## ALU
module ALU (
    input Clk,
    input Reset,
    input [7:0] operand_A, operand_B,
    input [3:0] Sel,
    output [7:0] Out,
    output [3:0] Flag);
Settings: LEC_CHECK=0, ABC_AREA=0, CAP_MARGIN=20, CORE_ASPECT_RATIO=0.74, CORE_MARGIN=2, CORE_UTILIZATION=72, CTS_CLUSTER_DIAMETER=175, CTS_CLUSTER_SIZE=96, SETUP_SLACK_MARGIN=-0.65, SLEW_MARGIN=20, TNS_END_PERCENT=5; clock period 7.41 ns.
run.sh (not shown) runs the stock make flow with config.mk's settings and CLKGATE_MAP_FILE=.
The baseline died in global routing (5_1_grt), error GRT-0116.
Then changed:
==> flow/config.mk (replaced) <==
export PLATFORM = sky130hd
export DESIGN_NAME = ALU
export DESIGN_NICKNAME = ALU
export VERILOG_FILES = /design/flow/design.v
export SDC_FILE = /design/flow/constraint.sdc
export NUM_CORES = 4
export LEC_CHECK = 0
export CAP_MARGIN = 20
export CORE_MARGIN = 2
export CORE_UTILIZATION = 40
export SLEW_MARGIN = 20
==> flow/constraint.sdc (replaced) <==
create_clock -name core_clock -period 13.5 [get_ports {Clk}]
set_input_delay 2.7000 -clock core_clock [delete_from_list [all_inputs] [get_ports {Clk}]]
set_output_delay 2.7000 -clock core_clock [all_outputs]
set_load 0.01 [all_outputs]
What happened:
- Now the flow went through all stages and came out clean
- synthesized cell count does not change
- area after synthesis does not change
- die size is higher by 76%
Then changed:
--- a/flow/config.mk
+++ b/flow/config.mk
@@ -9 +9 @@
-export CORE_MARGIN = 2
+export CORE_MARGIN = 10
@@ -10,0 +11 @@
+export SETUP_SLACK_MARGIN = -1.22
@@ -11,0 +13 @@
+export TNS_END_PERCENT = 25
This time the run completed and failed the layout checks on setup timing. Final area increases slightly. Wire length came out lower slightly. Setup slack degrades by 0.89 ns. Clock-buffer cell count stays the same.
Then changed:
--- a/flow/config.mk
+++ b/flow/config.mk
@@ -9,3 +9,2 @@
-export CORE_MARGIN = 10
-export CORE_UTILIZATION = 40
-export SETUP_SLACK_MARGIN = -1.22
+export CORE_MARGIN = 2
+export CORE_UTILIZATION = 58
@@ -13 +11,0 @@
-export TNS_END_PERCENT = 25
==> flow/constraint.sdc (replaced) <==
create_clock -name core_clock -period 13.0 [get_ports {Clk}]
set_input_delay 2.6000 -clock core_clock [delete_from_list [all_inputs] [get_ports {Clk}]]
set_output_delay 2.6000 -clock core_clock [all_outputs]
set_load 0.01 [all_outputs]
After rerunning: The new run finished with timing, DRC and antenna clean; final cell count shrinks by 4.9%; worst setup slack gains 0.49 ns; total power climbs by 13%; die size drops by 44%; flip-flop count is unchanged; global-route usage goes up by 16 points; synthesized cell count is unchanged; clock skew hardly moves.

========
== run A ==
The RTL this note starts from:
==> flow/design.v <==
module ALU (
    input Clk,
    input Reset,
    input [7:0] operand_A, operand_B,
    input [3:0] Sel,
    output [7:0] Out,
    output [3:0] Flag);
    reg [7:0] Result;
    reg [3:0] FlagCpy;
    reg [7:0] nResult;
    reg [3:0] nFlag;
    reg [8:0] extendResult;
    reg [15:0] extendResult1;
    assign Out = Result;
    assign Flag = FlagCpy;
    always @(*)
    begin
        nResult = Result;
        nFlag = FlagCpy;
        extendResult = 9'd0;
        extendResult1 = 16'd0;
        case(Sel)
            4'h0:
                begin
                    extendResult = operand_A + operand_B;
                    if(extendResult >> 8 == 1)
                        nFlag = nFlag | 4'b0010;
                    else
                        nResult = extendResult[7:0];
                end
            4'h1:
                begin
                    if(operand_A < operand_B)
                        nFlag = nFlag | 4'b1000;
                    else
                        nResult = operand_A - operand_B;
                end
            4'h2:
                begin
                    extendResult1 = operand_A * operand_B;
                    if(extendResult1 >> 8 != 0)
                        nFlag = nFlag | 4'b0100;
                    else
                        nResult = operand_A * operand_B;
                    if(nResult == 0)
                        nFlag = nFlag | 4'b0001;
                end
            4'h3:
                begin
                    if(operand_A < operand_B)
                        nFlag = nFlag | 4'b1000;
                    else if(operand_B == 0)
                        nResult = 8'hFF;
                    else
                        nResult = operand_A / operand_B;
                    if(nResult == 0)
                        nFlag = nFlag | 4'b0001;
                end
            4'h4:
                begin
                extendResult1 = operand_A << operand_B;
                if(operand_B > 8 || (operand_A==1&&operand_B==8))
                    nFlag = nFlag | 4'b0010;
                else
                    begin
                    extendResult1 = operand_A << operand_B;
                    if(extendResult1 << 8 != 0)
                        nFlag = nFlag | 4'b0010;
                    else
                        nResult = operand_A << operand_B;
                    end
                if(nResult == 0)
                    nFlag = nFlag | 4'b0001;
                end
            4'h5:
                begin
                nResult = operand_A >> operand_B;
                if(nResult == 0)
                    nFlag = nFlag | 4'b0001;
                if(operand_B > 8 || (operand_B == 8 && operand_A==1) || (operand_B==7&&(operand_A == 2 || operand_A==3)) || operand_B==6&&(operand_A<=7&&operand_A>=4) || operand_B==5&&(operand_A<=15&&operand_A>=8) || operand_B==4&&(operand_A<=31&&operand_A>=16))
                    nFlag = nFlag | 4'b1000;
                end
            4'h6:
                begin
                nResult = operand_A & operand_B;
                if(nResult == 0)
                    nFlag = nFlag | 1;
                end
            4'h7:
                begin
                nResult = operand_A | operand_B;
                if(nResult == 0)
                    nFlag = nFlag | 1;
                end
            4'h8:
                begin
                nResult = operand_A ^ operand_B;
                if(nResult == 0)
                    nFlag = nFlag | 1;
                end
            4'h9:
                begin
                nResult = ~(operand_A ^ operand_B);
                if(nResult == 0)
                    nFlag = nFlag | 1;
                end
            4'hA:
                begin
                nResult = ~(operand_A & operand_B);
                if(nResult == 0)
                    nFlag = nFlag | 1;
                end
            4'hB:
                begin
                nResult = ~(operand_A | operand_B);
                if(nResult == 0)
                    nFlag = nFlag | 1;
                end
            default:
                nResult = 8'h00;
        endcase
    end
    always @(posedge Clk, posedge Reset)
    begin
        if(Reset) begin
            Result <= 8'h00;
            FlagCpy <= 4'b0000;
        end else begin
            Result <= nResult;
            FlagCpy <= nFlag;
        end
    end
endmodule
export LEC_CHECK = 0
export CAP_MARGIN = 10
export CELL_PAD_IN_SITES_GLOBAL_PLACEMENT = 2
export CORE_MARGIN = 2
export CORE_UTILIZATION = 30
export CTS_CLUSTER_SIZE = 47
export GPL_ROUTABILITY_DRIVEN = 0
export GPL_TIMING_DRIVEN = 0
export MAX_ROUTING_LAYER = met4
export PLACE_DENSITY = 0.65
export SETUP_SLACK_MARGIN = 4.75
export SLEW_MARGIN = 25
export TNS_END_PERCENT = 20
create_clock -name core_clock -period 17.0 [get_ports {Clk}]
Looking at the reports, run A completed the entire flow and the layout it produced met the timing, DRC and antenna checks.
The inputs of run B differ from those of run A as listed below.
Settings: swapping 10 for 0 in CAP_MARGIN; putting PLACE_DENSITY_LB_ADDON at 0.23 where nothing was set; putting ABC_AREA at 1 where nothing was set; swapping 0 for 1 in GPL_ROUTABILITY_DRIVEN; clearing PLACE_DENSITY, which used to be 0.65.
## What came out
Summed instance area of the synthesized netlist (run A / run B): 0.920
Going from run A to run B, the part of the total power dissipated in combinational logic was found to have gone up by 0.2 points.
Run B ended up with simple AND/OR/NAND/NOR gates as its largest non-sequential cell family by area; run A ended up with adder cells.
In run B, number of global-route vias before repair is higher than in run A.
Run A reports its slowest library cell on the worst path as sky130_fd_sc_hd__or4b_4 while run B reports sky130_fd_sc_hd__ha_1.
Run B vs run A: pre-CTS worst setup slack up in run B
[inputs] run C vs run B
Settings: GPL_ROUTABILITY_DRIVEN removed (was 1); SETUP_SLACK_MARGIN changed from 4.75 to -0.9; CTS_CLUSTER_SIZE removed (was 47); GPL_TIMING_DRIVEN changed from 0 to 1; PLACE_DENSITY newly set to 0.65; CELL_PAD_IN_SITES_GLOBAL_PLACEMENT removed (was 2); CAP_MARGIN changed from 0 to 10; PLACE_DENSITY_LB_ADDON removed (was 0.23); MAX_ROUTING_LAYER changed from met4 to met5; CORE_ASPECT_RATIO newly set to 0.5; ABC_AREA removed (was 1); SLEW_MARGIN changed from 25 to 20.
## What came out
- The portion of the clock cycle consumed by the worst path in the final layout of run C exceeds that of run B by 21 points.
- Looking only at switching part of the total, and setting everything else aside, the higher value of run B and run C goes to run B.
- Run C vs run B: cell resize tally after clock tree synthesis down in run C
- Run C against run B: fraction of the core area occupied by cells at floorplan ~0 delta; number of multi-input logic gates saw a decrease; maximum cell stage delay along the critical path went up by 0.39 ns.
- NOTE internal portion of total power run B->run C decreased by a few percent
- On routed metal-1 wire length: between run B and run C, it ends up higher for run B.
- Cell depth of the worst setup path down 20 in run C wrt run B
- Run C supports a lower top clock frequency than run B.
- Summary — power in combinational cells, run C relative to run B: lower, by 17%.
- Every run in the comparison, run B and run C, completed the flow with a clean layout.
Edits applied to the flow inputs when going from run C to run D:
Settings: CORE_ASPECT_RATIO removed (was 0.5); SETUP_SLACK_MARGIN changed from -0.9 to 4.75; MAX_ROUTING_LAYER changed from met5 to met4; GPL_TIMING_DRIVEN changed from 1 to 0; CTS_CLUSTER_SIZE newly set to 82; CELL_PAD_IN_SITES_GLOBAL_PLACEMENT newly set to 2; GPL_ROUTABILITY_DRIVEN newly set to 0.
- As of run D, power attributed to sequential cells had fallen slightly compared to run C.
- In the flow results for run D and run C, the design area is smaller on run C.
- Reported for run D and run C, mean instance size in the synthesized netlist turned out identical to the last digit.
- For the clock power share, run D came in 2.1 points lower than run C did.
- operand_B[0] as the timing startpoint of the critical path was reported by run D, and operand_B[7] by run C.
- Relative to run C, the sequential share of layout area of run D is lower by 0.47 points.
- Lower total power after layout goes to run C over run D.
- Run D vs run C, final period utilization went down by 13 points.

========
## alpha
// ALU: RTL as listed in full above, without the edits since
clock: 9.28 ns
lec_check: 0
abc_area: 1
cap_margin: 20
core_margin: 2
core_utilization: 58
place_density_lb_addon: 0.06
slew_margin: 20
The flow for alpha finished, though final verification flagged setup timing.
--- input diff alpha..beta ---
# alpha
export LEC_CHECK = 0
export ABC_AREA = 1
export CAP_MARGIN = 20
export CORE_MARGIN = 2
export CORE_UTILIZATION = 58
export PLACE_DENSITY_LB_ADDON = 0.06
export SLEW_MARGIN = 20
create_clock -name core_clock -period 9.28 [get_ports {Clk}]
# beta
export LEC_CHECK = 0
export CAP_MARGIN = 20
export CORE_ASPECT_RATIO = 0.5
export CORE_MARGIN = 2
export CORE_UTILIZATION = 40
export SLEW_MARGIN = 20
export TNS_END_PERCENT = 40
create_clock -name core_clock -period 13.5 [get_ports {Clk}]
## What came out
- Higher final wirelength goes to alpha over beta.
- | detailed-route vias per instance | beta vs alpha | about 0.8% higher |
- ha_1 as the slowest cell on the critical path was reported by alpha, and or4b_4 by beta.
- alpha -> beta: placed standard-cell area decreased by a little under 10%
- beta finished every stage and its layout cleared the timing, DRC and antenna checks.
- Going from alpha to beta, total cells reported by yosys after synthesis now smaller, number of library cell types mapped by synthesis has increased, register-to-register slack went up by 4.02 ns.
Relative to beta, the following input files were edited for gamma:
# beta
export LEC_CHECK = 0
export CAP_MARGIN = 20
export CORE_ASPECT_RATIO = 0.5
export CORE_MARGIN = 2
export CORE_UTILIZATION = 40
export SLEW_MARGIN = 20
export TNS_END_PERCENT = 40
create_clock -name core_clock -period 13.5 [get_ports {Clk}]
# gamma
export LEC_CHECK = 0
export CAP_MARGIN = 20
export CORE_MARGIN = 10
export CORE_UTILIZATION = 31
export SLEW_MARGIN = 20
export TNS_END_PERCENT = 15
create_clock -name core_clock -period 13.5 [get_ports {Clk}]
Results
- The final reports for gamma and beta show total net switching power lower in the former.
- The run showing the smaller area overhead of the layout relative to synthesis is beta.
- Changes observed in gamma relative to beta: buffers inserted during post-CTS setup optimization lost 2, slack of the critical path saw an increase.
--- input diff gamma..delta ---
# gamma
export LEC_CHECK = 0
export CAP_MARGIN = 20
export CORE_MARGIN = 10
export CORE_UTILIZATION = 31
export SLEW_MARGIN = 20
export TNS_END_PERCENT = 15
create_clock -name core_clock -period 13.5 [get_ports {Clk}]
# delta
export LEC_CHECK = 0
export CAP_MARGIN = 20
export CORE_MARGIN = 2
export CORE_UTILIZATION = 39
export SLEW_MARGIN = 20
create_clock -name core_clock -period 16.4 [get_ports {Clk}]
Notes after the runs:
In summary, delta completed successfully, with a layout that passed the timing, DRC and antenna checks.
The run with more setup slack is delta; gamma has less.
Compared with gamma, delta shows a total of plain and repair buffers excluding clock buffers that is 55 lower.
When the final numbers for delta and gamma were put side by side, the count of clock-buffer cells in the layout turned out to be smaller in delta.
When delta is measured against gamma, its part of the power in the clock network turns out 0.5 points lower.
Compared with gamma, delta shows period utilization lower by 2.0 points.
Compared with gamma, delta shows met2 usage higher by 15 points.
Diff gamma -> delta: total power went down by 24%, final cell area excluding filler cells fell about 9%, global-route wire length before repair shows a reduction of 0.68%.
Between delta and gamma, the synthesized netlist net count figures differ only marginally.
Here is what was changed in the inputs of epsilon compared with delta.
# delta
export LEC_CHECK = 0
export CAP_MARGIN = 20
export CORE_MARGIN = 2
export CORE_UTILIZATION = 39
export SLEW_MARGIN = 20
create_clock -name core_clock -period 16.4 [get_ports {Clk}]
# epsilon
export LEC_CHECK = 0
export CAP_MARGIN = 20
export CORE_MARGIN = 2
export CORE_UTILIZATION = 40
export SETUP_SLACK_MARGIN = -0.84
export SLEW_MARGIN = 20
create_clock -name core_clock -period 13.0 [get_ports {Clk}]
### Flow results
The sole clean run among epsilon and delta is delta. Comparing epsilon and delta, the lower via count is on delta. For delta, the cell type of the slowest stage on the worst timing path was nor4_2, unlike epsilon, where it was clkdlybuf4s50_1. Taking delta as the reference, in epsilon number of buffers outside the clock class in the layout picked up an extra 59, clock power picked up an extra about 30%.
Power is estimated from default activity; no workload was simulated.
